[flow/design.v]
`timescale 1ns/1ps
module MODULE_STATIC_PROCESS (
    input clk,
    input rst,
    input [3:0] state_info,
    input [11:0] read_from_aux,
    input [11:0] read_from_ram,
    output reg [11:0] write2aux,
    output reg [11:0] write2ram,
    output reg [9:0] write2aux_addr,
    output reg [9:0] read_from_aux_addr,
    output reg [18:0] write2ram_addr,
    output reg[18:0] read_from_ram_addr,
    output reg ena_write_ram,
    output done
);
reg [18:0] cnt;
reg done_;
assign done=done_;
reg [4:0] cnt_buffer;
reg [11:0] color_buffer;
reg [11:0] buffer;
reg [11:0] color_reduced;
reg [15:0] color_cnt_1;
reg [15:0] color_cnt_2;
reg [15:0] color_cnt_3;
reg [15:0] color_cnt_4;
reg [15:0] color_cnt_5;
reg [15:0] color_cnt_6;
reg [15:0] color_cnt_7;
reg [15:0] color_cnt_8;
reg [15:0] color_cnt_9;
reg [15:0] color_cnt_10;
reg [15:0] color_cnt_11;
reg [15:0] color_cnt_12;
reg [15:0] color_cnt_13;
reg [15:0] color_cnt_14;
reg [15:0] color_cnt_15;
reg [15:0] color_cnt_16;
reg is_read_done;
always @(posedge clk) 
begin
    if(!rst)
    begin
      cnt=0;
      done_=0;
      cnt_buffer=0;
      color_buffer=0;
      buffer=0;
      color_reduced=0;
      color_cnt_1=0;
      color_cnt_2=0;
      color_cnt_3=0;
      color_cnt_4=0;
      color_cnt_5=0;
      color_cnt_6=0;
      color_cnt_7=0;
      color_cnt_8=0;
      color_cnt_9=0;
      color_cnt_10=0;
      color_cnt_11=0;
      color_cnt_12=0;
      color_cnt_13=0;
      color_cnt_14=0;
      color_cnt_15=0;
      color_cnt_16=0;
      is_read_done=0;
      write2aux=0;
      write2ram=0;
      write2aux_addr=0;
      read_from_aux_addr=0;
      write2ram_addr=0;
      read_from_ram_addr=0;
      ena_write_ram=0;
    end
    else if(done_==0&&(state_info==4'b1000||state_info==4'b1001))
    begin
      if(cnt_buffer==4'b0000)
      begin
        if(state_info==4'b1000)
          color_buffer=(read_from_ram[11:8]*8'd30+read_from_ram[7:4]*8'd59+read_from_ram[3:0]*8'd11)*9/8'd100;
        else if(state_info==4'b1001)
          color_buffer=(read_from_ram[11:8]*8'd30+read_from_ram[7:4]*8'd59+read_from_ram[3:0]*8'd11)*8/8'd100;
        read_from_ram_addr=cnt-641;
        cnt_buffer=cnt_buffer+1;
      end
      else if(cnt_buffer==4'b0001)  
      begin
        if(cnt%640==0||cnt<640)
            color_buffer=color_buffer-0;
        else
        begin
          color_reduced=(read_from_ram[11:8]*8'd30+read_from_ram[7:4]*8'd59+read_from_ram[3:0]*8'd11)/8'd100;
          if(color_buffer<color_reduced)
            color_buffer=0;
          else
            color_buffer=color_buffer-color_reduced;
        end
        read_from_ram_addr=cnt-640;
        cnt_buffer=cnt_buffer+1;
      end
      else if(cnt_buffer==4'b0010)  
      begin
        if(cnt<640)
            color_buffer=color_buffer-0;
        else
        begin
          color_reduced=(read_from_ram[11:8]*8'd30+read_from_ram[7:4]*8'd59+read_from_ram[3:0]*8'd11)/8'd100;
          if(color_buffer<color_reduced)
            color_buffer=0;
          else
            color_buffer=color_buffer-color_reduced;
        end
        read_from_ram_addr=cnt-639;
        cnt_buffer=cnt_buffer+1;
      end
      else if(cnt_buffer==4'b0011)  
      begin
        if(cnt<640||(cnt-639)%640==0)
            color_buffer=color_buffer-0;
        else
        begin
          color_reduced=(read_from_ram[11:8]*8'd30+read_from_ram[7:4]*8'd59+read_from_ram[3:0]*8'd11)/8'd100;
          if(color_buffer<color_reduced)
            color_buffer=0;
          else
            color_buffer=color_buffer-color_reduced;
        end
        read_from_ram_addr=cnt-1;
        cnt_buffer=cnt_buffer+1;
      end
      else if(cnt_buffer==4'b0100)  
      begin
        if(cnt%640==0)
            color_buffer=color_buffer-0;
        else
        begin
        color_reduced=(read_from_ram[11:8]*8'd30+read_from_ram[7:4]*8'd59+read_from_ram[3:0]*8'd11)/8'd100;
          if(color_buffer<color_reduced)
            color_buffer=0;
          else
            color_buffer=color_buffer-color_reduced;
        end
        read_from_ram_addr=cnt+1;
        cnt_buffer=cnt_buffer+1;
      end
      else if(cnt_buffer==4'b0101)  
      begin
        if(cnt>=639&&(cnt-639)%640==0)
          color_buffer=color_buffer-0;
        else 
        begin
          color_reduced=(read_from_ram[11:8]*8'd30+read_from_ram[7:4]*8'd59+read_from_ram[3:0]*8'd11)/8'd100;
          if(color_buffer<color_reduced)
            color_buffer=0;
          else
            color_buffer=color_buffer-color_reduced;
        end
        read_from_ram_addr=cnt+640-1;
        cnt_buffer=cnt_buffer+1;
      end
      else if(cnt_buffer==4'b0110)  
      begin
        if(cnt%640==0||cnt>640*479)
            color_buffer=color_buffer-0;
        else 
        begin
          color_reduced=(read_from_ram[11:8]*8'd30+read_from_ram[7:4]*8'd59+read_from_ram[3:0]*8'd11)/8'd100;
          if(color_buffer<color_reduced)
            color_buffer=0;
          else
            color_buffer=color_buffer-color_reduced;
        end
        read_from_ram_addr=cnt+640;
        cnt_buffer=cnt_buffer+1;
      end
      else if(cnt_buffer==4'b0111) 
      begin
        if(cnt>640*479)
            color_buffer=color_buffer-0;
        else
        begin
          color_reduced=(read_from_ram[11:8]*8'd30+read_from_ram[7:4]*8'd59+read_from_ram[3:0]*8'd11)/8'd100;
          if(color_buffer<color_reduced)
            color_buffer=0;
          else
            color_buffer=color_buffer-color_reduced;
        end
        read_from_aux_addr=(cnt-1)%640;  
        read_from_ram_addr=cnt+640+1;
        cnt_buffer=cnt_buffer+1;
      end
      else if(cnt_buffer==4'b1000)   
      begin
        if(cnt>640*479||(cnt>=630&&(cnt-639)%640==0))
            color_buffer=color_buffer-0;
        else
        begin
          color_reduced=(read_from_ram[11:8]*8'd30+read_from_ram[7:4]*8'd59+read_from_ram[3:0]*8'd11)/8'd100;
          if(color_buffer<color_reduced)
            color_buffer=0;
          else
            color_buffer=color_buffer-color_reduced;
        end
        color_buffer={color_buffer[3:0],color_buffer[3:0],color_buffer[3:0]};
        cnt=cnt+1;
        ena_write_ram=1;
        read_from_ram_addr=cnt; 
        cnt_buffer=0;
        write2ram_addr=cnt-640-2;
        read_from_aux_addr=(cnt-2)%640;
        write2ram=read_from_aux;   
        write2aux_addr=(cnt-2)%640;
        write2aux=buffer;
        buffer=color_buffer;
        if(cnt==640*480)
        begin
            done_=1;
            ena_write_ram=0;
            cnt=0;
            cnt_buffer=0;
        end
      end
    end
    else if(done_==0&& state_info==4'b1010)
    begin
          if(cnt_buffer==4'b0000)
          begin
            color_buffer=(read_from_ram[11:8]*8'd30+read_from_ram[7:4]*8'd59+read_from_ram[3:0]*8'd11)*4/8'd100;
            read_from_ram_addr=cnt-641;
            cnt_buffer=cnt_buffer+1;
          end
          else if(cnt_buffer==4'b0001)  
          begin
            if(cnt%640==0||cnt<640)
                color_buffer=color_buffer+0;
            else
            begin
              color_reduced=(read_from_ram[11:8]*8'd30+read_from_ram[7:4]*8'd59+read_from_ram[3:0]*8'd11)/8'd100;
              color_buffer=color_buffer+color_reduced;
            end
            read_from_ram_addr=cnt-640;
            cnt_buffer=cnt_buffer+1;
          end
          else if(cnt_buffer==4'b0010)  
          begin
            if(cnt<640)
                color_buffer=color_buffer-0;
            else
            begin
              color_reduced=(read_from_ram[11:8]*8'd30+read_from_ram[7:4]*8'd59+read_from_ram[3:0]*8'd11)*2/8'd100;
              color_buffer=color_buffer+color_reduced;
            end
            read_from_ram_addr=cnt-639;
            cnt_buffer=cnt_buffer+1;
          end
          else if(cnt_buffer==4'b0011)  
          begin
            if(cnt<640||(cnt-639)%640==0)
                color_buffer=color_buffer-0;
            else
            begin
              color_reduced=(read_from_ram[11:8]*8'd30+read_from_ram[7:4]*8'd59+read_from_ram[3:0]*8'd11)/8'd100;
              color_buffer=color_buffer+color_reduced;
            end
            read_from_ram_addr=cnt-1;
            cnt_buffer=cnt_buffer+1;
          end
          else if(cnt_buffer==4'b0100)  
          begin
            if(cnt%640==0)
                color_buffer=color_buffer-0;
            else
            begin
              color_reduced=(read_from_ram[11:8]*8'd30+read_from_ram[7:4]*8'd59+read_from_ram[3:0]*8'd11)*2/8'd100;
              color_buffer=color_buffer+color_reduced;
            end
            read_from_ram_addr=cnt+1;
            cnt_buffer=cnt_buffer+1;
          end
          else if(cnt_buffer==4'b0101)  
          begin
            if(cnt>=639&&(cnt-639)%640==0)
              color_buffer=color_buffer-0;
            else 
            begin
              color_reduced=(read_from_ram[11:8]*8'd30+read_from_ram[7:4]*8'd59+read_from_ram[3:0]*8'd11)*2/8'd100;
              color_buffer=color_buffer+color_reduced;
            end
            read_from_ram_addr=cnt+640-1;
            cnt_buffer=cnt_buffer+1;
          end
          else if(cnt_buffer==4'b0110)  
          begin
            if(cnt%640==0||cnt>640*479)
                color_buffer=color_buffer-0;
            else 
            begin
              color_reduced=(read_from_ram[11:8]*8'd30+read_from_ram[7:4]*8'd59+read_from_ram[3:0]*8'd11)/8'd100;
              color_buffer=color_buffer+color_reduced;
            end
            read_from_ram_addr=cnt+640;
            cnt_buffer=cnt_buffer+1;
          end
          else if(cnt_buffer==4'b0111) 
          begin
            if(cnt>640*479)
                color_buffer=color_buffer-0;
            else
            begin
              color_reduced=(read_from_ram[11:8]*8'd30+read_from_ram[7:4]*8'd59+read_from_ram[3:0]*8'd11)*2/8'd100;
              color_buffer=color_buffer+color_reduced;
            end
            read_from_aux_addr=(cnt-1)%640;  
            read_from_ram_addr=cnt+640+1;
            cnt_buffer=cnt_buffer+1;
          end
          else if(cnt_buffer==4'b1000)   
          begin
            if(cnt>640*479||(cnt>=630&&(cnt-639)%640==0))
                color_buffer=color_buffer-0;
            else
            begin
              color_reduced=(read_from_ram[11:8]*8'd30+read_from_ram[7:4]*8'd59+read_from_ram[3:0]*8'd11)/8'd100;
              color_buffer=color_buffer+color_reduced;
            end
            color_buffer=color_buffer/16;
            color_buffer={color_buffer[3:0],color_buffer[3:0],color_buffer[3:0]};
            cnt=cnt+1;
            ena_write_ram=1;
            read_from_ram_addr=cnt;  
            cnt_buffer=0;
            write2ram_addr=cnt-640-2; 
            read_from_aux_addr=(cnt-2)%640;
            write2ram=read_from_aux;   
            write2aux_addr=(cnt-2)%640;
            write2aux=buffer;
            buffer=color_buffer;
            if(cnt==640*480)
            begin
                done_=1;
                ena_write_ram=0;
                    cnt=0;
                cnt_buffer=0;
            end
          end
    end
    else if(done_==0&& state_info==4'b1011)
    begin
          if(cnt_buffer==4'b0000)
          begin
            color_buffer=12'b000000000111;
            read_from_ram_addr=cnt-641;
            cnt_buffer=cnt_buffer+1;
          end
          else if(cnt_buffer==4'b0001)  
          begin
            if(cnt%640==0||cnt<640)
                color_buffer=color_buffer+0;
            else
            begin
              color_reduced=(read_from_ram[11:8]*8'd30+read_from_ram[7:4]*8'd59+read_from_ram[3:0]*8'd11)/8'd100;
              color_buffer=color_buffer+color_reduced;
            end
            read_from_ram_addr=cnt-640;
            cnt_buffer=cnt_buffer+1;
          end
          else if(cnt_buffer==4'b0010)  
          begin
            color_buffer=color_buffer-0;
            read_from_ram_addr=cnt-639;
            cnt_buffer=cnt_buffer+1;
          end
          else if(cnt_buffer==4'b0011)  
          begin
            color_buffer=color_buffer-0;
            read_from_ram_addr=cnt-1;
            cnt_buffer=cnt_buffer+1;
          end
          else if(cnt_buffer==4'b0100)  
          begin
            color_buffer=color_buffer-0;
            read_from_ram_addr=cnt+1;
            cnt_buffer=cnt_buffer+1;
          end
          else if(cnt_buffer==4'b0101)  
          begin
            color_buffer=color_buffer-0;
            read_from_ram_addr=cnt+640-1;
            cnt_buffer=cnt_buffer+1;
          end
          else if(cnt_buffer==4'b0110)  
          begin
            color_buffer=color_buffer-0;
            read_from_ram_addr=cnt+640;
            cnt_buffer=cnt_buffer+1;
          end
          else if(cnt_buffer==4'b0111) 
          begin
            color_buffer=color_buffer-0;
            read_from_aux_addr=(cnt-1)%640;  
            read_from_ram_addr=cnt+640+1;
            cnt_buffer=cnt_buffer+1;
          end
          else if(cnt_buffer==4'b1000)   
          begin
            if(cnt>640*479||(cnt>=630&&(cnt-639)%640==0))
                color_buffer=color_buffer-0;
            else
            begin
              color_reduced=(read_from_ram[11:8]*8'd30+read_from_ram[7:4]*8'd59+read_from_ram[3:0]*8'd11)/8'd100;
              if(color_buffer>color_reduced)
                color_buffer=color_buffer-color_reduced;
              else
                color_buffer=0;
            end
            color_buffer={color_buffer[3:0],color_buffer[3:0],color_buffer[3:0]};
            cnt=cnt+1;
            ena_write_ram=1;
            read_from_ram_addr=cnt;  
            cnt_buffer=0;
            write2ram_addr=cnt-640-2; 
            read_from_aux_addr=(cnt-2)%640;
            write2ram=read_from_aux;   
            write2aux_addr=(cnt-2)%640;
            write2aux=buffer;
            buffer=color_buffer;
            if(cnt==640*480)
            begin
                done_=1;
                ena_write_ram=0;
                    cnt=0;
                cnt_buffer=0;
            end
          end
    end
    else if(done_==1'b1&&state_info<4'b1000)
    begin
      done_=1'b0;
      read_from_aux_addr=0;
      read_from_ram_addr=0;
      cnt=0;
      color_cnt_1=0;
      color_cnt_2=0;
      color_cnt_3=0;
      color_cnt_4=0;
      color_cnt_5=0;
      color_cnt_6=0;
      color_cnt_7=0;
      color_cnt_8=0;
      color_cnt_9=0;
      color_cnt_10=0;
      color_cnt_11=0;
      color_cnt_12=0;
      color_cnt_13=0;
      color_cnt_14=0;
      color_cnt_15=0;
      color_cnt_16=0;
      is_read_done=0;
    end
    else if(done_==1'b0 && state_info==4'b1100)
    begin
      if(cnt==480*640&&is_read_done==0)
      begin
        is_read_done=1;
        cnt=0;
      end
      if(is_read_done==0&&cnt<480*640)
      begin
        read_from_ram_addr=cnt;
        color_reduced=(read_from_ram[11:8]*8'd30+read_from_ram[7:4]*8'd59+read_from_ram[3:0]*8'd11)/8'd100;
        if(color_reduced[3:0]==4'b0000)
          color_cnt_1=color_cnt_1+1;
        else if(color_reduced[3:0]==4'b0001)
          color_cnt_2=color_cnt_2+1;
        else if(color_reduced[3:0]==4'b0010)
          color_cnt_3=color_cnt_3+1;
        else if(color_reduced[3:0]==4'b0011)
          color_cnt_4=color_cnt_4+1;
        else if(color_reduced[3:0]==4'b0100)
          color_cnt_5=color_cnt_5+1;
        else if(color_reduced[3:0]==4'b0101)
          color_cnt_6=color_cnt_6+1;
        else if(color_reduced[3:0]==4'b0110)
          color_cnt_7=color_cnt_7+1;
        else if(color_reduced[3:0]==4'b0111)
          color_cnt_8=color_cnt_8+1;
        else if(color_reduced[3:0]==4'b1000)
          color_cnt_9=color_cnt_9+1;
        else if(color_reduced[3:0]==4'b1001)
          color_cnt_10=color_cnt_10+1;
        else if(color_reduced[3:0]==4'b1010)
          color_cnt_11=color_cnt_11+1;
        else if(color_reduced[3:0]==4'b1011)
          color_cnt_12=color_cnt_12+1;
        else if(color_reduced[3:0]==4'b1100)
          color_cnt_13=color_cnt_13+1;
        else if(color_reduced[3:0]==4'b1101)
          color_cnt_14=color_cnt_14+1;
        else if(color_reduced[3:0]==4'b1110)
          color_cnt_15=color_cnt_15+1;
        else if(color_reduced[3:0]==4'b1111)
          color_cnt_16=color_cnt_16+1;
        cnt=cnt+1;
      end
      else if(is_read_done==1&&done_==0)
      begin
        if(cnt==640*480)
        begin
          done_=1;
          ena_write_ram=0;
        end
        else
        begin
          ena_write_ram=1;
          write2ram_addr=cnt;
          if(cnt%640<40)  
          begin
            if((480-(cnt/640))<color_cnt_1/160)
              write2ram=12'hFFD;
            else
              write2ram=12'b000000000000;
          end
          else if(cnt%640<80)
          begin
            if((480-(cnt/640))<color_cnt_2/160)
              write2ram=12'hFF0;
            else
              write2ram=12'b000000000000;
          end
          else if(cnt%640<120)
          begin
            if((480-(cnt/640))<color_cnt_3/160)
              write2ram=12'hFFF;
            else
              write2ram=12'b000000000000;
          end
          else if(cnt%640<160)
          begin
            if((480-(cnt/640))<color_cnt_4/160)
              write2ram=12'h0f0;
            else
              write2ram=12'b000000000000;
          end
          else if(cnt%640<200)
          begin
            if((480-(cnt/640))<color_cnt_5/160)
              write2ram=12'hFFE;
            else
              write2ram=12'b000000000000;
          end
          else if(cnt%640<240)
          begin
            if((480-(cnt/640))<color_cnt_6/160)
              write2ram=12'hCFC;
            else
              write2ram=12'b000000000000;
          end
          else if(cnt%640<280)
          begin
            if((480-(cnt/640))<color_cnt_7/160)
              write2ram=12'hfed;
            else
              write2ram=12'b000000000000;
          end
          else if(cnt%640<320)
          begin
            if((480-(cnt/640))<color_cnt_8/160)
              write2ram=12'h9ff;
            else
              write2ram=12'b000000000000;
          end
          else if(cnt%640<360)
          begin
            if((480-(cnt/640))<color_cnt_9/160)
              write2ram=12'hfdb;
            else
              write2ram=12'b000000000000;
          end
          else if(cnt%640<400)
          begin
            if((480-(cnt/640))<color_cnt_10/160)
              write2ram=12'hbff;
            else
              write2ram=12'b000000000000;
          end
          else if(cnt%640<440)
          begin
            if((480-(cnt/640))<color_cnt_11/160)
              write2ram=12'hfeb;
            else
              write2ram=12'b000000000000;
          end
          else if(cnt%640<480)
          begin
            if((480-(cnt/640))<color_cnt_12/160)
              write2ram=12'h8cf;
            else
              write2ram=12'b000000000000;
          end
          else if(cnt%640<520)
          begin
            if((480-(cnt/640))<color_cnt_13/160)
              write2ram=12'heef;
            else
              write2ram=12'b000000000000;
          end
          else if(cnt%640<560)
          begin
            if((480-(cnt/640))<color_cnt_14/160)
              write2ram=12'h9f9;
            else
              write2ram=12'b000000000000;
          end
          else if(cnt%640<600)
          begin
            if((480-(cnt/640))<color_cnt_15/160)
              write2ram=12'hfee;
            else
              write2ram=12'b000000000000;
          end
          else if(cnt%640<640)
          begin
            if((480-(cnt/640))<color_cnt_16/160)
              write2ram=12'hfcc;
            else
              write2ram=12'b000000000000;
          end
          cnt=cnt+1;
        end
      end
    end
end
endmodule  
[flow/run.sh]
#!/bin/bash
# the make line also repeats each setting of config.mk as NAME=value (left out here)
make -C /OpenROAD-flow-scripts/flow DESIGN_CONFIG=/design/flow/config.mk WORK_HOME=/design/flow/orfs CLKGATE_MAP_FILE= finish
[flow/config.mk]
export PLATFORM = sky130hd
export DESIGN_NAME = MODULE_STATIC_PROCESS
export DESIGN_NICKNAME = MODULE_STATIC_PROCESS
export VERILOG_FILES = /design/flow/design.v
export SDC_FILE = /design/flow/constraint.sdc
export NUM_CORES = 4
export LEC_CHECK = 0
export ABC_AREA = 1
export CAP_MARGIN = 20
export CELL_PAD_IN_SITES_GLOBAL_PLACEMENT = 0
export CORE_MARGIN = 2
export CORE_UTILIZATION = 72
export CTS_CLUSTER_DIAMETER = 222
export CTS_CLUSTER_SIZE = 56
export GPL_TIMING_DRIVEN = 1
export MIN_ROUTING_LAYER = met1
export PLACE_DENSITY = 0.6
export SLEW_MARGIN = 20
[flow/constraint.sdc]
create_clock -name core_clock -period 21.6 [get_ports {clk}]
set_input_delay 4.3200 -clock core_clock [delete_from_list [all_inputs] [get_ports {clk}]]
set_output_delay 4.3200 -clock core_clock [all_outputs]
set_load 0.01 [all_outputs]
==> out/summary.txt, run 1 <==
Die Footprint -> 51400 µm²
Core Region -> 49000 µm²
area leader, netlist -> dfxtp_1
CTS Root Cell -> clkbuf_16
xor/xnor share -> 4.14%
GP Congestion -> 1.16
status -> aborted with a tool error
Synth top cells by count -> 1075 x nand2_1, 884 x inv_1, 613 x nor2_1, 509 x o21ai_0, 418 x a21oi_1
Adders+Majority by Area -> 7.15%
Final HPWL DP -> 94600 µm
yosys stat cell total -> 5792
Cells after Synth -> 5792
CTS Buffer Depth -> 3
IO Pins -> 114
mux frac, synth -> 0.0595%
FP Rows -> 81
Synth Seq Share -> 20.9%
Port Buffer Count -> 113
Post-synth area hogs -> dfxtp_1 21%, nand2_1 11%, inv_1 9.3%
fp util -> 73.0%
Last stage -> global routing
global route overflow -> 141
top-count cell post-synth -> nand2_1
Synth top area share -> 20.9%
gr usage total -> 68.4%
ys async rst share -> 0%
clock buffer count from CTS -> 10
clk sinks -> 373
Cell Area, Synth -> 35700 µm²
#FFs+latches synth -> 373
Post-synth EDFFs -> 0
yosys simple share -> 33.1%
synth unique cells -> 81
Yosys chip area -> 35700 µm²
Syn Area/Cell -> 6.17 µm²
cts hold-fix bufs -> 0
Die Ht -> 227 µm
CTS H-tree lvls -> 1
dominant register cell -> dfxtp_1
Synth Warn # -> 1
AO/OA Area Share -> 21.8%
First Err -> [ERROR GRT-0232] Routing congestion too high. Check the congestion heatmap in the GUI.
comb area leader -> simple AND/OR/NAND/NOR gates
Die X -> 227 µm
## metal layers
metal	GRT overflow	GRT usage (%)
met3	5	48.1
met2	80	88.1
met4	39	59.0
met5	0	29.8
met1	17	71.6
## per-stage QoR
stage | cells | setup WS, ns | cell area, µm²
after floorplan | 5793 | -2.71 | 36100
after global placement | 6699 | -3.13 | 39600
after detailed placement | 6699 | -4.15 | 39600
after CTS | 6784 | -2.18 | 40800
## what timing repair did
action / CTS
endpoints found under the setup margin: 24
gates resized: 106
pin swaps: 135
setup buffers: 80
endpoints found under the hold margin: 0
==> inputs of run 2 (changes only) <==
CELL_PAD_IN_SITES_GLOBAL_PLACEMENT = 1   (was 0)
CORE_ASPECT_RATIO = 1.09   (was not set)
CORE_MARGIN = 4   (was 2)
CORE_UTILIZATION = 30   (was 72)
CTS_CLUSTER_DIAMETER = 21   (was 222)
CTS_CLUSTER_SIZE = not set   (was 56)
GPL_ROUTABILITY_DRIVEN = 1   (was not set)
GPL_TIMING_DRIVEN = not set   (was 1)
HOLD_SLACK_MARGIN = 0.2   (was not set)
MAX_ROUTING_LAYER = met4   (was not set)
MIN_ROUTING_LAYER = not set   (was met1)
PLACE_DENSITY = not set   (was 0.6)
PLACE_DENSITY_LB_ADDON = 0.03   (was not set)
SETUP_SLACK_MARGIN = 5.0   (was not set)
SLEW_MARGIN = 5   (was 20)
TNS_END_PERCENT = 5   (was not set)
clock period = 41.6 ns   (was 21.6 ns; I/O delays follow)
==> run 2 against run 1 <==
  * The run now finishes clean
  * Synthesized cell count unchanged
  * Die area increased by 140%
  * Area after synthesis unchanged
==> out/summary.txt, run 2 <==
xor/xnor share -> 4.14%
final hold violation count -> 0
WP buf/inv -> 21
post-cts repair resize count -> 0
FP Rows -> 131
comb area leader -> simple AND/OR/NAND/NOR gates
synth unique cells -> 81
vias -> 39.3k
Req. time, crit path -> 42.16 ns
Crit. Startpoint -> read_from_ram[10]
unrepaired setup endpoints after global routing -> false
yosys simple share -> 33.1%
Slew Limit Fails -> 0
Worst Tran Pin Value -> 1.10 ns
setup TNS -> 0 ns
gr usage total -> 24.6%
Reg clk slew, reported paths -> 0.03 ns
FMAX -> 30.0 MHz
routed length per instance -> 20.1 µm
Synth Warn # -> 1
CTS H-tree lvls -> 4
first-pass GRT wire length -> 233000 µm
Post-synth EDFFs -> 0
GP Congestion -> 0.933
Synth Seq Share -> 20.9%
slowest stage delay, CP -> 0.63 ns
Cells after Synth -> 5792
mux frac, synth -> 0.0595%
most used cell, CP -> nand2_1
setup bufs post-CTS -> 0
Worst slew margin -> 25.8%
number of antenna violations at the first check in global routing -> 1
critical path depth -> 144
Iter 0 DRT Violations -> 2668
ys async rst share -> 0%
Synth top cells by count -> 1075 x nand2_1, 884 x inv_1, 613 x nor2_1, 509 x o21ai_0, 418 x a21oi_1
R2R cell count -> 153
area leader, netlist -> dfxtp_1
Cell Area, Synth -> 35700 µm²
DRT Wirelength -> 154000 µm
cts hold-fix bufs -> 0
CP delay by family, top -> AND-OR/OR-AND gates
worst reg2reg path endpoint -> color_buffer[11]
Port Buffer Count -> 113
hold path start -> color_cnt_16[4]
class of the most critical hold timing path -> reg2reg
Die Ht -> 368 µm
fin crit share -> 80.1%
number of max-cap violations -> 0
Final setup viols -> 0
Area Growth Syn to Fin -> 24.4%
CTS Buffer Depth -> 3
CTS tree -> built
fin nets -> 6185
yosys stat cell total -> 5792
Yosys chip area -> 35700 µm²
CP Launch Type -> input pin
WP data arrival -> 33.89 ns
crit path kind -> in2reg
status -> complete, no violations
Adders+Majority by Area -> 7.15%
Syn Area/Cell -> 6.17 µm²
Log Warnings -> 50
Crit-path slowest cell -> clkdlybuf4s50_1
clk sinks -> 373
#FFs+latches synth -> 373
clk_skew -> 0.0565 ns
Core Region -> 118000 µm²
min Tclk post-route -> 33.34 ns
Vias/cell -> 5.14
Critical Path Fanout Max -> 14
DRT Pass-1 Iters -> 5
Post-synth area hogs -> dfxtp_1 21%, nand2_1 11%, inv_1 9.3%
CTS Root Cell -> clkbuf_16
Hold EP -> color_cnt_16[4]
clock buffer count from CTS -> 185
Critical R2R Launch -> cnt[18]
drc violations -> 0
IO Pins -> 114
Final HPWL DP -> 119000 µm
worst reg-to-reg setup slack -> 17.32 ns
global route overflow -> 0
largest net degree at the start of global routing -> 73
Final ANT Viol Nets -> 0
Hold Path Stages -> 2
worst skew pair latency -> 0.78 ns
Critical Path End -> color_buffer[11]
top-count cell post-synth -> nand2_1
fp util -> 30.4%
AO/OA Area Share -> 21.8%
Synth top area share -> 20.9%
Worst Setup End Kind -> flip-flop
number of global-route vias before repair -> 38.4k
Layout fillers -> 13.0k
dominant register cell -> dfxtp_1
Die Footprint -> 125000 µm²
Die X -> 339 µm
## run 2: area by class of cell
class,instances,area [µm²],area share (%)
Multi-Input combinational cell,4267,23700,53.4
Sequential cell,373,7470,16.8
Clock buffer,317,5630,12.7
Inverter,956,3620,8.14
Tap cell,1529,1910,4.30
Timing Repair Buffer,187,1680,3.78
Clock inverter,18,407,0.915
Antenna cell,2,5.00,0.0113
## run 2: stage by stage
stage / std cells / hold slack (ns) / util [%] / area (µm²) / worst slack, ns
after floorplan: 5793 / 0.436 / - / 35700 / 11.92
after global placement: 7311 / 0.454 / 32.6 / 38400 / 7.89
after detailed placement: 7312 / 0.459 / 32.6 / 38400 / 7.32
after CTS: 7647 / 0.463 / 37.8 / 44400 / 8.07
after global routing: 7648 / 0.496 / 37.8 / 44400 / 5.68
final: 7649 / 0.465 / 37.8 / 44400 / 8.26
## run 2: metal layers
layer  routed length [µm]  track usage, %  vias up
met5                    0               -        -
met4                 5430            9.07        0
met3                 6870            3.54      296
met2                72700            40.9     1014
met1                69200            30.4    18300
li1                     -               -    19700
==> inputs of run 3 (changes only) <==
ABC_AREA = not set   (was 1)
CAP_MARGIN = 30   (was 20)
CELL_PAD_IN_SITES_DETAIL_PLACEMENT = 0   (was not set)
CELL_PAD_IN_SITES_GLOBAL_PLACEMENT = 3   (was 1)
CORE_ASPECT_RATIO = not set   (was 1.09)
CORE_MARGIN = 9   (was 4)
CORE_UTILIZATION = 47   (was 30)
CTS_CLUSTER_DIAMETER = 263   (was 21)
CTS_CLUSTER_SIZE = 20   (was not set)
GPL_ROUTABILITY_DRIVEN = not set   (was 1)
GPL_TIMING_DRIVEN = 1   (was not set)
HOLD_SLACK_MARGIN = not set   (was 0.2)
MIN_ROUTING_LAYER = met1   (was not set)
PLACE_DENSITY = 0.54   (was not set)
PLACE_DENSITY_LB_ADDON = not set   (was 0.03)
SETUP_SLACK_MARGIN = not set   (was 5.0)
SLEW_MARGIN = 15   (was 5)
TNS_END_PERCENT = 70   (was 5)
clock period = 19.2 ns   (was 41.6 ns; I/O delays follow)
==> run 3 against run 2 <==
  * The flow now stops in global placement without I/O
  * Area after synthesis up 2.4%
  * Synthesized cell count down 11%
  * Die area down 29%
==> out/summary.txt, run 3 <==
Yosys chip area -> 36600 µm²
Die Ht -> 297 µm
Synth top cells by count -> 686 x nor2_1, 535 x nand2_1, 373 x dfxtp_1, 372 x a21oi_1, 350 x o21ai_0
Core Region -> 76600 µm²
Post-synth EDFFs -> 0
area leader, netlist -> dfxtp_1
Synth Warn # -> 1
Syn Area/Cell -> 7.09 µm²
AO/OA Area Share -> 27.6%
Cell Area, Synth -> 36600 µm²
fp util -> 47.8%
status -> aborted with a tool error
Post-synth area hogs -> dfxtp_1 20%, nor2_1 7.0%, xnor2_1 5.6%
Die X -> 297 µm
#FFs+latches synth -> 373
ys async rst share -> 0%
Cells after Synth -> 5159
FP Rows -> 101
comb area leader -> AND-OR/OR-AND gates
mux frac, synth -> 2.06%
Die Footprint -> 88200 µm²
Synth top area share -> 20.4%
top-count cell post-synth -> nor2_1
yosys stat cell total -> 5159
xor/xnor share -> 10.8%
dominant register cell -> dfxtp_1
Last stage -> global placement without I/O
First Err -> [ERROR GPL-0301] Utilization 110.870 % exceeds 100%.
synth unique cells -> 132
Synth Seq Share -> 20.4%
yosys simple share -> 26.3%
Adders+Majority by Area -> 7.23%
==> inputs of run 4 (changes only) <==
CAP_MARGIN = 20   (was 30)
CELL_PAD_IN_SITES_DETAIL_PLACEMENT = 1   (was 0)
CORE_MARGIN = 2   (was 9)
CTS_CLUSTER_DIAMETER = not set   (was 263)
HOLD_SLACK_MARGIN = -0.05   (was not set)
clock period = 25.0 ns   (was 19.2 ns; I/O delays follow)
==> run 4 against run 3 <==
  * The flow again stops in global placement without I/O
  * Die area fell by 9.2%
  * Synthesized cell count stayed put
  * Area after synthesis unchanged
==> out/summary.txt, run 4 <==
Cell Area, Synth -> 36600 µm²
Post-synth area hogs -> dfxtp_1 20%, nor2_1 7.0%, xnor2_1 5.6%
Last stage -> global placement without I/O
Adders+Majority by Area -> 7.23%
Core Region -> 77200 µm²
dominant register cell -> dfxtp_1
yosys stat cell total -> 5159
Synth Seq Share -> 20.4%
#FFs+latches synth -> 373
Die X -> 283 µm
Yosys chip area -> 36600 µm²
FP Rows -> 102
Cells after Synth -> 5159
xor/xnor share -> 10.8%
status -> aborted with a tool error
AO/OA Area Share -> 27.6%
Die Footprint -> 80100 µm²
mux frac, synth -> 2.06%
Synth top cells by count -> 686 x nor2_1, 535 x nand2_1, 373 x dfxtp_1, 372 x a21oi_1, 350 x o21ai_0
top-count cell post-synth -> nor2_1
comb area leader -> AND-OR/OR-AND gates
yosys simple share -> 26.3%
ys async rst share -> 0%
area leader, netlist -> dfxtp_1
synth unique cells -> 132
Synth Warn # -> 1
First Err -> [ERROR GPL-0301] Utilization 109.968 % exceeds 100%.
Synth top area share -> 20.4%
Syn Area/Cell -> 7.09 µm²
Die Ht -> 283 µm
Post-synth EDFFs -> 0
fp util -> 47.4%
==> inputs of run 5 (changes only) <==
ABC_AREA = 1   (was not set)
CAP_MARGIN = 40   (was 20)
CELL_PAD_IN_SITES_DETAIL_PLACEMENT = not set   (was 1)
CELL_PAD_IN_SITES_GLOBAL_PLACEMENT = not set   (was 3)
CORE_ASPECT_RATIO = 1.16   (was not set)
CORE_UTILIZATION = 72   (was 47)
CTS_CLUSTER_DIAMETER = 178   (was not set)
CTS_CLUSTER_SIZE = 10   (was 20)
GPL_TIMING_DRIVEN = not set   (was 1)
HOLD_SLACK_MARGIN = 0.29   (was -0.05)
MAX_ROUTING_LAYER = not set   (was met4)
MIN_ROUTING_LAYER = not set   (was met1)
PLACE_DENSITY = 0.6   (was 0.54)
SETUP_SLACK_MARGIN = 4.4   (was not set)
SLEW_MARGIN = 20   (was 15)
TNS_END_PERCENT = 5   (was 70)
clock period = 15.2 ns   (was 25.0 ns; I/O delays follow)
==> run 5 against run 4 <==
  * The run fails in global routing
  * Synthesized cell count rose by 12%
  * Area after synthesis fell by 2.3%
  * Die area fell by 36%
==> out/summary.txt, run 5 <==
synth unique cells -> 81
FP Rows -> 87
dominant register cell -> dfxtp_1
CTS Buffer Depth -> 3
Core Region -> 48900 µm²
comb area leader -> simple AND/OR/NAND/NOR gates
Final HPWL DP -> 98600 µm
status -> aborted with a tool error
gr usage total -> 89.1%
CTS H-tree lvls -> 2
Syn Area/Cell -> 6.17 µm²
Post-synth area hogs -> dfxtp_1 21%, nand2_1 11%, inv_1 9.3%
Cell Area, Synth -> 35700 µm²
Synth Seq Share -> 20.9%
clk sinks -> 373
Last stage -> global routing
yosys simple share -> 33.1%
area leader, netlist -> dfxtp_1
Cells after Synth -> 5792
Die X -> 211 µm
global route overflow -> 1405
mux frac, synth -> 0.0595%
cts hold-fix bufs -> 0
Port Buffer Count -> 113
CTS Root Cell -> clkbuf_16
fp util -> 73.1%
Post-synth EDFFs -> 0
yosys stat cell total -> 5792
Yosys chip area -> 35700 µm²
IO Pins -> 114
Die Ht -> 244 µm
Die Footprint -> 51400 µm²
First Err -> [ERROR GRT-0232] Routing congestion too high. Check the congestion heatmap in the GUI.
#FFs+latches synth -> 373
AO/OA Area Share -> 21.8%
ys async rst share -> 0%
Synth Warn # -> 1
placed cell areas -> 42000 µm²
Synth top cells by count -> 1075 x nand2_1, 884 x inv_1, 613 x nor2_1, 509 x o21ai_0, 418 x a21oi_1
clock buffer count from CTS -> 43
Synth top area share -> 20.9%
top-count cell post-synth -> nand2_1
xor/xnor share -> 4.14%
Adders+Majority by Area -> 7.15%
GP Congestion -> 1.24
==> run 5: per-layer routing <==
metal  GRT usage [%]  GRT overflow
met5            57.5            16
met1            86.4           137
met4            92.7           353
met2             104           771
met3            76.2           128
==> run 5: through the flow <==
stage                     hold WS [ns]  instances  setup WS, ns
after CTS                        0.470       7078         -7.41
after detailed placement         0.462       6978         -9.43
after global placement           0.447       6972         -8.11
after floorplan                  0.436       5793         -7.83
==> run 5: timing repair <==
| action | CTS |
|---|---|
| pin swaps | 131 |
| setup buffers | 53 |
| setup endpoints to repair | 286 |
| gates resized | 169 |
==> inputs of run 6 (changes only) <==
ABC_AREA = not set   (was 1)
CAP_MARGIN = 20   (was 40)
CORE_ASPECT_RATIO = not set   (was 1.16)
CORE_UTILIZATION = 40   (was 72)
CTS_CLUSTER_DIAMETER = not set   (was 178)
CTS_CLUSTER_SIZE = not set   (was 10)
HOLD_SLACK_MARGIN = not set   (was 0.29)
SETUP_SLACK_MARGIN = 0.54   (was 4.4)
TNS_END_PERCENT = not set   (was 5)
clock period = 28.4 ns   (was 15.2 ns; I/O delays follow)
==> run 6 against run 5 <==
  * The run now finishes clean
  * Area after synthesis is 2.4% higher
  * Synthesized cell count is 11% lower
  * Die area increased by 83%
==> out/summary.txt, run 6 <==
CTS Buffer Depth -> 3
worst reg2reg path endpoint -> color_buffer[11]
Port Buffer Count -> 113
Crit-path slowest cell -> fa_1
routed length per instance -> 23.1 µm
Adders+Majority by Area -> 7.23%
status -> complete, no violations
Final ANT Viol Nets -> 0
number of max-cap violations -> 0
final hold violation count -> 0
Cell Area, Synth -> 36600 µm²
CTS Root Cell -> clkbuf_16
clk sinks -> 373
#FFs+latches synth -> 373
Seq. cell area -> 7470 µm²
Hold Path Stages -> 2
most used cell, CP -> ha_4
top-count cell post-synth -> nor2_1
Synth top cells by count -> 686 x nor2_1, 535 x nand2_1, 373 x dfxtp_1, 372 x a21oi_1, 350 x o21ai_0
largest net degree at the start of global routing -> 102
Req. time, crit path -> 28.88 ns
fin nets -> 5457
synth unique cells -> 132
global route overflow -> 0
Final setup viols -> 0
Core Region -> 90300 µm²
Critical Path End -> color_buffer[11]
Final HPWL DP -> 111000 µm
first-pass GRT wire length -> 224000 µm
Hold EP -> buffer[8]
Critical R2R Launch -> cnt[0]
CP Launch Type -> input pin
Cells after Synth -> 5159
area leader, netlist -> dfxtp_1
dominant register cell -> dfxtp_1
slowest stage delay, CP -> 0.56 ns
Synth Seq Share -> 20.4%
CTS tree -> built
Log Warnings -> 55
crit path kind -> in2reg
drc violations -> 0
Layout fillers -> 9127
number of global-route vias before repair -> 36.8k
CP delay by family, top -> AND-OR/OR-AND gates
IO Pins -> 114
Die Ht -> 306 µm
Die X -> 306 µm
gr usage total -> 30.3%
CTS H-tree lvls -> 2
Post-synth area hogs -> dfxtp_1 20%, nor2_1 7.0%, xnor2_1 5.6%
R2R cell count -> 108
unrepaired setup endpoints after global routing -> true
Syn Area/Cell -> 7.09 µm²
yosys stat cell total -> 5159
Reg clk slew, reported paths -> 0.07 ns
class of the most critical hold timing path -> reg2reg
Critical Path Fanout Max -> 6
Worst Setup End Kind -> flip-flop
comb area leader -> AND-OR/OR-AND gates
worst skew pair latency -> 0.62 ns
Synth Warn # -> 1
Yosys chip area -> 36600 µm²
Synth top area share -> 20.4%
hold path start -> buffer[8]
Area Growth Syn to Fin -> 15.2%
WP data arrival -> 27.78 ns
clk_skew -> 0.0251 ns
setup TNS -> 0 ns
Worst Slack Setup Final -> 1.10 ns
number of antenna violations at the first check in global routing -> 5
WP buf/inv -> 17
Worst slew margin -> 16.6%
DRT Pass-1 Iters -> 9
GP Congestion -> 1.03
Comb area -> 28000 µm²
FP Rows -> 110
worst reg-to-reg setup slack -> 4.99 ns
xor/xnor share -> 10.8%
fp util -> 40.5%
Die Footprint -> 93900 µm²
Post-synth EDFFs -> 0
Setup WS pre-CTS -> -0.362 ns
fin crit share -> 96.1%
Iter 0 DRT Violations -> 5182
Worst Tran Pin Value -> 1.24 ns
clock buffer count from CTS -> 44
FMAX -> 36.6 MHz
vias -> 40.4k
Slew Limit Fails -> 0
DRT Wirelength -> 149000 µm
Vias/cell -> 6.27
mux frac, synth -> 2.06%
AO/OA Area Share -> 27.6%
Crit. Startpoint -> read_from_ram[10]
critical path depth -> 122
yosys simple share -> 26.3%
min Tclk post-route -> 27.30 ns
ys async rst share -> 0%
## run 6: repair_timing
action | in CTS | in global routing
pin swaps | 9 | 108
gates resized | 14 | 104
hold buffers | 0 | 0
cloned | 0 | 0
setup buffers | 4 | 35
endpoints found under the setup margin | 2 | 11
## run 6: metal layers
layer / vias up / GRT usage, % / part of all wire, %
met5: - / 0 / 0.0087
met4: 2 / 13.9 / 5.3
met3: 480 / 5.73 / 10
met2: 2260 / 46.1 / 42
met1: 18900 / 41.2 / 42
li1: 18800 / - / -
## run 6: per-stage QoR
stage	std cells	instance area, µm²	utilization [%]	hold WS (ns)
final	6451	42100	46.7	0.453
after floorplan	5160	36900	-	0.429
after detailed placement	6333	39800	44.1	0.447
after global routing	6448	42100	46.7	0.482
after CTS	6413	41400	45.8	0.455
after global placement	6333	39800	44.1	0.441
## run 6: cell type report
class                      count  area share [%]
multi-input combinational   4278            66.5
sequential                   373            17.7
timing repair buffer         365            7.18
tap                         1176            3.49
clock buffer                  62            2.92
inverter                     180            1.63
clock inverter                14           0.532
antenna                        3          0.0178
==> inputs of run 7 (changes only) <==
ABC_AREA = 1   (was not set)
CORE_ASPECT_RATIO = 0.72   (was not set)
CORE_UTILIZATION = 71   (was 40)
CTS_CLUSTER_DIAMETER = 238   (was not set)
CTS_CLUSTER_SIZE = 18   (was not set)
HOLD_SLACK_MARGIN = -0.09   (was not set)
MAX_ROUTING_LAYER = met4   (was not set)
PLACE_DENSITY = 0.63   (was 0.6)
SETUP_SLACK_MARGIN = not set   (was 0.54)
clock period = 24.7 ns   (was 28.4 ns; I/O delays follow)
==> run 7 against run 6 <==
  * The run now fails in global routing
  * Area after synthesis shrank 2.3%
  * Die area shrank 44%
  * Synthesized cell count grew 12%
==> out/summary.txt, run 7 <==
placed insts -> 6680
IO Pins -> 114
Adders+Majority by Area -> 7.15%
Port Buffer Count -> 113
Die X -> 268 µm
Die Ht -> 194 µm
AO/OA Area Share -> 21.8%
Core Region -> 49600 µm²
Post-synth area hogs -> dfxtp_1 21%, nand2_1 11%, inv_1 9.3%
placed cell areas -> 39400 µm²
Post-synth EDFFs -> 0
GP Congestion -> 1.17
Cells after Synth -> 5792
cts hold-fix bufs -> 0
Final HPWL DP -> 102000 µm
Last stage -> global routing
ys async rst share -> 0%
Yosys chip area -> 35700 µm²
Synth Seq Share -> 20.9%
CTS Root Cell -> clkbuf_16
status -> aborted with a tool error
Synth Warn # -> 1
yosys simple share -> 33.1%
area leader, netlist -> dfxtp_1
synth unique cells -> 81
Synth top area share -> 20.9%
Syn Area/Cell -> 6.17 µm²
Cell Area, Synth -> 35700 µm²
CTS Buffer Depth -> 3
Die Footprint -> 52200 µm²
mux frac, synth -> 0.0595%
FP Rows -> 69
CTS H-tree lvls -> 1
yosys stat cell total -> 5792
comb area leader -> simple AND/OR/NAND/NOR gates
clk sinks -> 373
top-count cell post-synth -> nand2_1
xor/xnor share -> 4.14%
fp util -> 72.1%
Synth top cells by count -> 1075 x nand2_1, 884 x inv_1, 613 x nor2_1, 509 x o21ai_0, 418 x a21oi_1
clock buffer count from CTS -> 24
#FFs+latches synth -> 373
dominant register cell -> dfxtp_1
[run 7: through the flow]
stage / setup slack, ns / util [%]
floorplan: -0.231 / -
detailed placement: -2.14 / 79.4
CTS: 0.00376 / 82.3
global placement: -0.867 / 79.4
[run 7: what timing repair did]
action	in CTS
gates resized	90
setup endpoints to repair	11
gates cloned	0
endpoints found under the hold margin	0
setup buffers	53
pin swaps	116
==> inputs of run 8 (changes only) <==
CORE_ASPECT_RATIO = not set   (was 0.72)
CORE_UTILIZATION = 60   (was 71)
CTS_CLUSTER_DIAMETER = not set   (was 238)
CTS_CLUSTER_SIZE = not set   (was 18)
HOLD_SLACK_MARGIN = not set   (was -0.09)
MAX_ROUTING_LAYER = not set   (was met4)
PLACE_DENSITY = 0.6   (was 0.63)
clock period = 45.6 ns   (was 24.7 ns; I/O delays follow)
==> run 8 against run 7 <==
  * The run now finishes clean
  * Die area up 18%
  * Synthesized cell count stayed put
  * Area after synthesis stayed put
==> out/summary.txt, run 8 <==
status -> complete, no violations
Post-synth area hogs -> dfxtp_1 21%, nand2_1 11%, inv_1 9.3%
cts hold-fix bufs -> 0
WP data arrival -> 34.71 ns
AO/OA Area Share -> 21.8%
Vias/cell -> 5.98
DRT Wirelength -> 126000 µm
Cell Area, Synth -> 35700 µm²
FP Rows -> 89
yosys stat cell total -> 5792
number of max-cap violations -> 0
Hold Path Stages -> 2
FMAX -> 29.2 MHz
clock buffer count from CTS -> 45
xor/xnor share -> 4.14%
gr usage total -> 39.8%
ys async rst share -> 0%
first-pass GRT wire length -> 195000 µm
largest net degree at the start of global routing -> 96
comb area leader -> simple AND/OR/NAND/NOR gates
CTS tree -> built
routed length per instance -> 19.0 µm
dominant register cell -> dfxtp_1
Crit-path slowest cell -> clkdlybuf4s50_1
CTS Buffer Depth -> 3
CTS Root Cell -> clkbuf_16
Syn Area/Cell -> 6.17 µm²
GP Congestion -> 1.07
DRT Pass-1 Iters -> 9
Yosys chip area -> 35700 µm²
IO Pins -> 114
Crit. Startpoint -> read_from_ram[10]
Synth top area share -> 20.9%
drc violations -> 0
post-layout util -> 65.9%
setup bufs post-CTS -> 0
synth unique cells -> 81
Synth Warn # -> 1
Req. time, crit path -> 46.12 ns
clk_skew -> 0.0274 ns
R2R cell count -> 148
min Tclk post-route -> 34.19 ns
Synth top cells by count -> 1075 x nand2_1, 884 x inv_1, 613 x nor2_1, 509 x o21ai_0, 418 x a21oi_1
Critical R2R Launch -> cnt[16]
area leader, netlist -> dfxtp_1
hold path start -> write2ram_addr[0]
Core Region -> 58900 µm²
#FFs+latches synth -> 373
Area Growth Syn to Fin -> 8.69%
worst reg2reg path endpoint -> color_buffer[11]
Worst Tran Pin Value -> 1.24 ns
mux frac, synth -> 0.0595%
Slew Limit Fails -> 0
Reg clk slew, reported paths -> 0.06 ns
worst reg-to-reg setup slack -> 21.30 ns
Synth Seq Share -> 20.9%
placed cell areas -> 37300 µm²
# diodes -> 0
worst skew pair latency -> 0.62 ns
Worst Setup End Kind -> flip-flop
Iter 0 DRT Violations -> 3946
vias -> 39.6k
top-count cell post-synth -> nand2_1
final hold violation count -> 0
fin nets -> 6021
number of global-route vias before repair -> 36.4k
clk sinks -> 373
hold_ws -> 0.447 ns
Die X -> 248 µm
Hold EP -> write2ram_addr[0]
post-cts repair resize count -> 0
Critical Path End -> color_buffer[11]
yosys simple share -> 33.1%
number of antenna violations at the first check in global routing -> 0
slowest stage delay, CP -> 0.63 ns
WP buf/inv -> 20
setup TNS -> 0 ns
most used cell, CP -> nand2_1
global route overflow -> 0
final non-filler cell area -> 38800 µm²
Critical Path Fanout Max -> 14
CP Launch Type -> input pin
Die Ht -> 248 µm
Final ANT Viol Nets -> 0
Adders+Majority by Area -> 7.15%
Port Buffer Count -> 113
Log Warnings -> 52
Final HPWL DP -> 94000 µm
Cells after Synth -> 5792
critical path depth -> 143
Final setup viols -> 0
Die Footprint -> 61500 µm²
crit path kind -> in2reg
fp util -> 60.7%
fin crit share -> 75.0%
CP delay by family, top -> AND-OR/OR-AND gates
class of the most critical hold timing path -> reg2reg
unrepaired setup endpoints after global routing -> false
Post-synth EDFFs -> 0
CTS H-tree lvls -> 2
Worst slew margin -> 16.1%
[run 8: metal layers]
layer	vias up	GRT usage, %	share of wire (%)
li1	19200	-	-
met1	17900	50.1	40
met2	1935	62.8	43
met3	471	8.76	10
met4	0	22.9	6.2
met5	-	0	0
[run 8: area by class of cell]
type / instances / area, µm²
multi-input combinational: 4267 / 23700
fill: 5642 / 20100
sequential: 373 / 7470
inverter: 956 / 3620
timing repair buffer: 163 / 1520
clock buffer: 57 / 1240
tap: 773 / 967
clock inverter: 24 / 307
[run 8: metrics by stage]
step | instances | worst slack (ns)
floorplan | 5793 | 15.12
global placement | 6530 | 11.92
detailed placement | 6530 | 11.13
CTS | 6611 | 11.69
global route | 6613 | 9.26
finish | 6613 | 11.41
==> inputs of run 9 (changes only) <==
ABC_AREA = not set   (was 1)
CORE_UTILIZATION = 71   (was 60)
CTS_CLUSTER_DIAMETER = 333   (was not set)
MAX_ROUTING_LAYER = met4   (was not set)
PLACE_DENSITY = not set   (was 0.6)
SETUP_SLACK_MARGIN = -1.73   (was not set)
clock period = 23.7 ns   (was 45.6 ns; I/O delays follow)
==> run 9 against run 8 <==
  * Synthesized cell count decreased by 11%
  * The run now fails in global routing
  * Area after synthesis grew 2.4%
  * Die area fell by 13%
==> out/summary.txt, run 9 <==
xor/xnor share -> 10.8%
Syn Area/Cell -> 7.09 µm²
Synth Warn # -> 1
Adders+Majority by Area -> 7.23%
area leader, netlist -> dfxtp_1
placed insts -> 6079
synth unique cells -> 132
top-count cell post-synth -> nor2_1
Die X -> 231 µm
IO Pins -> 114
Core Region -> 51100 µm²
CTS Buffer Depth -> 3
yosys stat cell total -> 5159
Die Footprint -> 53400 µm²
Yosys chip area -> 36600 µm²
Last stage -> global routing
gr usage total -> 82.3%
dominant register cell -> dfxtp_1
Post-synth area hogs -> dfxtp_1 20%, nor2_1 7.0%, xnor2_1 5.6%
status -> aborted with a tool error
yosys simple share -> 26.3%
mux frac, synth -> 2.06%
Synth top area share -> 20.4%
CTS Root Cell -> clkbuf_16
Setup WS pre-CTS -> -4.38 ns
global route overflow -> 12
Cell Area, Synth -> 36600 µm²
Cells after Synth -> 5159
Synth top cells by count -> 686 x nor2_1, 535 x nand2_1, 373 x dfxtp_1, 372 x a21oi_1, 350 x o21ai_0
GP Congestion -> 1.13
First Err -> [ERROR GRT-0232] Routing congestion too high. Check the congestion heatmap in the GUI.
#FFs+latches synth -> 373
Synth Seq Share -> 20.4%
cts hold-fix bufs -> 0
Final HPWL DP -> 106000 µm
fp util -> 71.6%
clk sinks -> 373
FP Rows -> 83
comb area leader -> AND-OR/OR-AND gates
AO/OA Area Share -> 27.6%
Port Buffer Count -> 113
Die Ht -> 231 µm
CTS H-tree lvls -> 2
Post-synth EDFFs -> 0
clock buffer count from CTS -> 42
ys async rst share -> 0%
run 9: what timing repair did:
item / 4_1_cts
setup endpoints to repair: 23
pin swaps: 115
gates resized: 90
endpoints found under the hold margin: 0
gates cloned: 0
buffers inserted: 71
run 9: metal layers:
| metal | overflow | GRT usage [%] |
|---|---|---|
| met5 | - | - |
| met4 | 4 | 76.6 |
| met3 | 4 | 70.8 |
| met2 | 3 | 94.4 |
| met1 | 1 | 81.7 |
run 9: stage by stage:
step,hold WS [ns],utilization [%],cell area [µm²]
2_1_floorplan,0.429,-,36900
3_3_place_gp,0.438,80.3,41000
3_5_place_dp,0.448,80.3,41000
4_1_cts,0.458,84.7,43300
==> inputs of run 10 (changes only) <==
CAP_MARGIN = 0   (was 20)
CORE_UTILIZATION = 66   (was 71)
CTS_CLUSTER_DIAMETER = not set   (was 333)
HOLD_SLACK_MARGIN = -0.09   (was not set)
MAX_ROUTING_LAYER = not set   (was met4)
PLACE_DENSITY = 0.6   (was not set)
SETUP_SLACK_MARGIN = not set   (was -1.73)
clock period = 11.6 ns   (was 23.7 ns; I/O delays follow)
==> run 10 against run 9 <==
  * The flow again stops in global routing
  * Die area increased by 7.4%
  * Area after synthesis unchanged
  * Synthesized cell count is the same
==> out/summary.txt, run 10 <==
Cell Area, Synth -> 36600 µm²
clk sinks -> 373
Port Buffer Count -> 113
clock buffer count from CTS -> 42
Cells after Synth -> 5159
Die Footprint -> 57300 µm²
cts hold-fix bufs -> 0
comb area leader -> AND-OR/OR-AND gates
Die X -> 239 µm
yosys simple share -> 26.3%
mux frac, synth -> 2.06%
FP Rows -> 86
CTS H-tree lvls -> 2
First Err -> [ERROR GRT-0116] Global routing finished with congestion. Check the congestion regions in the DRC Viewer.
CTS Root Cell -> clkbuf_16
placed cell areas -> 46000 µm²
ys async rst share -> 0%
Die Ht -> 239 µm
gr usage total -> 78.3%
xor/xnor share -> 10.8%
Post-synth EDFFs -> 0
Core Region -> 55000 µm²
global route overflow -> 24
GP Congestion -> 1.13
fp util -> 66.5%
Adders+Majority by Area -> 7.23%
synth unique cells -> 132
Final HPWL DP -> 115000 µm
Post-synth area hogs -> dfxtp_1 20%, nor2_1 7.0%, xnor2_1 5.6%
Last stage -> global routing
top-count cell post-synth -> nor2_1
dominant register cell -> dfxtp_1
AO/OA Area Share -> 27.6%
Synth top area share -> 20.4%
yosys stat cell total -> 5159
Synth Warn # -> 1
IO Pins -> 114
Synth top cells by count -> 686 x nor2_1, 535 x nand2_1, 373 x dfxtp_1, 372 x a21oi_1, 350 x o21ai_0
placed insts -> 6790
Synth Seq Share -> 20.4%
Syn Area/Cell -> 7.09 µm²
Yosys chip area -> 36600 µm²
CTS Buffer Depth -> 3
area leader, netlist -> dfxtp_1
#FFs+latches synth -> 373
status -> aborted with a tool error
[run 10: metal layers]
metal	GRT overflow	GRT usage [%]
met2	6	93.1
met3	9	67.1
met4	5	75.1
met5	4	43.4
met1	0	77.3
[run 10: through the flow]
stage	worst slack, ns	TNS (ns)
after CTS	-12.59	-622.05
after detailed placement	-13.99	-1039.69
after global placement	-12.97	-894.27
after floorplan	-13.27	-665.68
[run 10: repair_timing]
item | CTS
gates resized | 164
setup buffers | 104
pin swaps | 141
setup endpoints to repair | 284
==> inputs of run 11 (changes only) <==
ABC_AREA = 1   (was not set)
CAP_MARGIN = 20   (was 0)
CELL_PAD_IN_SITES_GLOBAL_PLACEMENT = 0   (was not set)
CORE_UTILIZATION = 67   (was 66)
CTS_CLUSTER_SIZE = 58   (was not set)
GPL_TIMING_DRIVEN = 1   (was not set)
HOLD_SLACK_MARGIN = not set   (was -0.09)
MAX_ROUTING_LAYER = met4   (was not set)
MIN_ROUTING_LAYER = met1   (was not set)
PLACE_DENSITY = not set   (was 0.6)
SETUP_SLACK_MARGIN = -0.78   (was not set)
clock period = 22.2 ns   (was 11.6 ns; I/O delays follow)
==> run 11 against run 10 <==
  * The run again fails in global routing
  * Die area shrank 3.7%
  * Synthesized cell count grew 12%
  * Area after synthesis decreased by 2.3%
==> out/summary.txt, run 11 <==
Syn Area/Cell -> 6.17 µm²
GP Congestion -> 1.14
Final HPWL DP -> 96300 µm
clock buffer count from CTS -> 43
fp util -> 67.9%
CTS Buffer Depth -> 3
mux frac, synth -> 0.0595%
Synth top cells by count -> 1075 x nand2_1, 884 x inv_1, 613 x nor2_1, 509 x o21ai_0, 418 x a21oi_1
Last stage -> global routing
CTS H-tree lvls -> 2
top-count cell post-synth -> nand2_1
Adders+Majority by Area -> 7.15%
clk sinks -> 373
area leader, netlist -> dfxtp_1
dominant register cell -> dfxtp_1
Synth Warn # -> 1
ys async rst share -> 0%
synth unique cells -> 81
Post-synth EDFFs -> 0
Post-synth area hogs -> dfxtp_1 21%, nand2_1 11%, inv_1 9.3%
Synth top area share -> 20.9%
Port Buffer Count -> 113
Die Footprint -> 55200 µm²
status -> aborted with a tool error
#FFs+latches synth -> 373
Core Region -> 52700 µm²
Cells after Synth -> 5792
FP Rows -> 84
Die X -> 235 µm
Synth Seq Share -> 20.9%
AO/OA Area Share -> 21.8%
CTS Root Cell -> clkbuf_16
Cell Area, Synth -> 35700 µm²
placed insts -> 6718
IO Pins -> 114
xor/xnor share -> 4.14%
cts hold-fix bufs -> 0
Die Ht -> 235 µm
yosys simple share -> 33.1%
yosys stat cell total -> 5792
comb area leader -> simple AND/OR/NAND/NOR gates
Yosys chip area -> 35700 µm²
## run 11: stage by stage
step	hold WS, ns	setup TNS, ns	instance area [µm²]	setup slack (ns)
2_1_floorplan	0.436	-24.14	36100	-2.23
3_3_place_gp	0.438	-39.23	39600	-2.74
3_5_place_dp	0.456	-58.86	39600	-3.64
4_1_cts	0.465	-16.11	42000	-1.59
## run 11: timing repair
action                     CTS
gates resized              109
pin swaps                  130
setup buffers               76
setup endpoints to repair   24
==> inputs of run 12 (changes only) <==
ABC_AREA = not set   (was 1)
CAP_MARGIN = 30   (was 20)
CELL_PAD_IN_SITES_DETAIL_PLACEMENT = 1   (was not set)
CELL_PAD_IN_SITES_GLOBAL_PLACEMENT = not set   (was 0)
CORE_ASPECT_RATIO = 1.34   (was not set)
CORE_UTILIZATION = 30   (was 67)
CTS_CLUSTER_SIZE = not set   (was 58)
GPL_TIMING_DRIVEN = 0   (was 1)
MAX_ROUTING_LAYER = not set   (was met4)
MIN_ROUTING_LAYER = not set   (was met1)
PLACE_DENSITY_LB_ADDON = 0.24   (was not set)
SETUP_SLACK_MARGIN = 5.0   (was -0.78)
TNS_END_PERCENT = 95   (was not set)
clock period = 33.6 ns   (was 22.2 ns; I/O delays follow)
==> run 12 against run 11 <==
  * The run now finishes clean
  * Die area grew 130%
  * Area after synthesis grew 2.4%
  * Synthesized cell count shrank 11%
==> out/summary.txt, run 12 <==
status -> complete, no violations
worst reg-to-reg setup slack -> 7.14 ns
CP Launch Type -> input pin
clk sinks -> 373
Die Ht -> 408 µm
slowest stage delay, CP -> 0.57 ns
hold path start -> buffer[8]
Yosys chip area -> 36600 µm²
IO Pins -> 114
comb area leader -> AND-OR/OR-AND gates
R2R cell count -> 120
final hold violation count -> 0
fin nets -> 5742
Synth top cells by count -> 686 x nor2_1, 535 x nand2_1, 373 x dfxtp_1, 372 x a21oi_1, 350 x o21ai_0
CTS H-tree lvls -> 2
vias -> 43.8k
DRT Wirelength -> 211000 µm
Cells after Synth -> 5159
worst skew pair latency -> 0.70 ns
Final HPWL DP -> 166000 µm
yosys simple share -> 26.3%
Crit. Startpoint -> read_from_ram[9]
DRT Pass-1 Iters -> 6
Worst Setup End Kind -> flip-flop
Post-synth EDFFs -> 0
FMAX -> 33.4 MHz
gr usage total -> 32.5%
yosys stat cell total -> 5159
CP delay by family, top -> AND-OR/OR-AND gates
Hold EP -> buffer[8]
critical path depth -> 129
Adders+Majority by Area -> 7.23%
Crit-path slowest cell -> fa_1
Slew Limit Fails -> 0
Critical R2R Launch -> cnt[0]
global route overflow -> 0
dominant register cell -> dfxtp_1
setup TNS -> 0 ns
Final setup viols -> 0
GP Congestion -> 1.04
worst reg2reg path endpoint -> color_buffer[11]
FP Rows -> 148
Req. time, crit path -> 34.22 ns
Critical Path Fanout Max -> 5
AO/OA Area Share -> 27.6%
number of antenna violations at the first check in global routing -> 12
class of the most critical hold timing path -> reg2reg
most used cell, CP -> ha_4
number of max-cap violations -> 0
unrepaired setup endpoints after global routing -> true
Hold Path Stages -> 2
Synth Warn # -> 1
drc violations -> 0
Critical Path End -> color_buffer[11]
WP buf/inv -> 17
Die Footprint -> 125000 µm²
min Tclk post-route -> 29.93 ns
#FFs+latches synth -> 373
fin crit share -> 89.1%
CTS Buffer Depth -> 3
top-count cell post-synth -> nor2_1
mux frac, synth -> 2.06%
clock buffer count from CTS -> 48
Worst slew margin -> 24.4%
first-pass GRT wire length -> 303000 µm
Port Buffer Count -> 111
Log Warnings -> 53
number of global-route vias before repair -> 44.2k
Final ANT Viol Nets -> 0
Vias/cell -> 6.14
ys async rst share -> 0%
Die X -> 306 µm
Synth Seq Share -> 20.4%
xor/xnor share -> 10.8%
Syn Area/Cell -> 7.09 µm²
Layout fillers -> 14.9k
Synth top area share -> 20.4%
largest net degree at the start of global routing -> 19
CTS tree -> built
fp util -> 30.2%
routed length per instance -> 29.5 µm
CTS Root Cell -> clkbuf_16
crit path kind -> in2reg
synth unique cells -> 132
area leader, netlist -> dfxtp_1
Cell Area, Synth -> 36600 µm²
Worst Tran Pin Value -> 1.12 ns
WP data arrival -> 30.55 ns
Core Region -> 121000 µm²
clk_skew -> 0.0712 ns
Post-synth area hogs -> dfxtp_1 20%, nor2_1 7.0%, xnor2_1 5.6%
Iter 0 DRT Violations -> 3317
Reg clk slew, reported paths -> 0.06 ns
Area Growth Syn to Fin -> 22.2%
run 12: timing repair:
item	4_1_cts	5_1_grt
hold buffers	0	0
setup endpoints to repair	24	23
resized	173	82
setup buffers	122	37
pin swaps	123	131
run 12: metal layers:
| metal | GRT usage, % | vias up | part of all wire, % |
|---|---|---|---|
| met5 | 0 | - | 0.033 |
| met4 | 26.3 | 10 | 9.6 |
| met3 | 5.42 | 754 | 6.8 |
| met2 | 54.6 | 1974 | 46 |
| met1 | 36.2 | 21700 | 37 |
| li1 | - | 19400 | - |
run 12: stage by stage:
stage          setup WS (ns)  area, µm²  utilization, %  cells  hold WS [ns]
5_1_grt                 2.93      44700            36.8   7137         0.484
4_1_cts                 3.88      43800            36.1   7085         0.460
6_report                3.67      44700            36.8   7139         0.458
2_1_floorplan           4.33      36900               -   5160         0.429
3_5_place_dp           -2.40      40400            33.3   6879         0.454
3_3_place_gp           -2.20      40000            33.0   6846         0.444
run 12: layout make-up:
| cell class | instances | area, µm² | area share [%] |
|---|---|---|---|
| clock buffer | 63 | 1350 | 3.02 |
| timing repair buffer | 317 | 2830 | 6.34 |
| tap | 1575 | 1970 | 4.41 |
| buffer | 329 | 1400 | 3.14 |
| multi-input combinational | 4278 | 28700 | 64.2 |
| antenna | 3 | 7.51 | 0.0168 |
| inverter | 180 | 699 | 1.57 |
| sequential | 373 | 7470 | 16.7 |
| clock inverter | 21 | 289 | 0.647 |
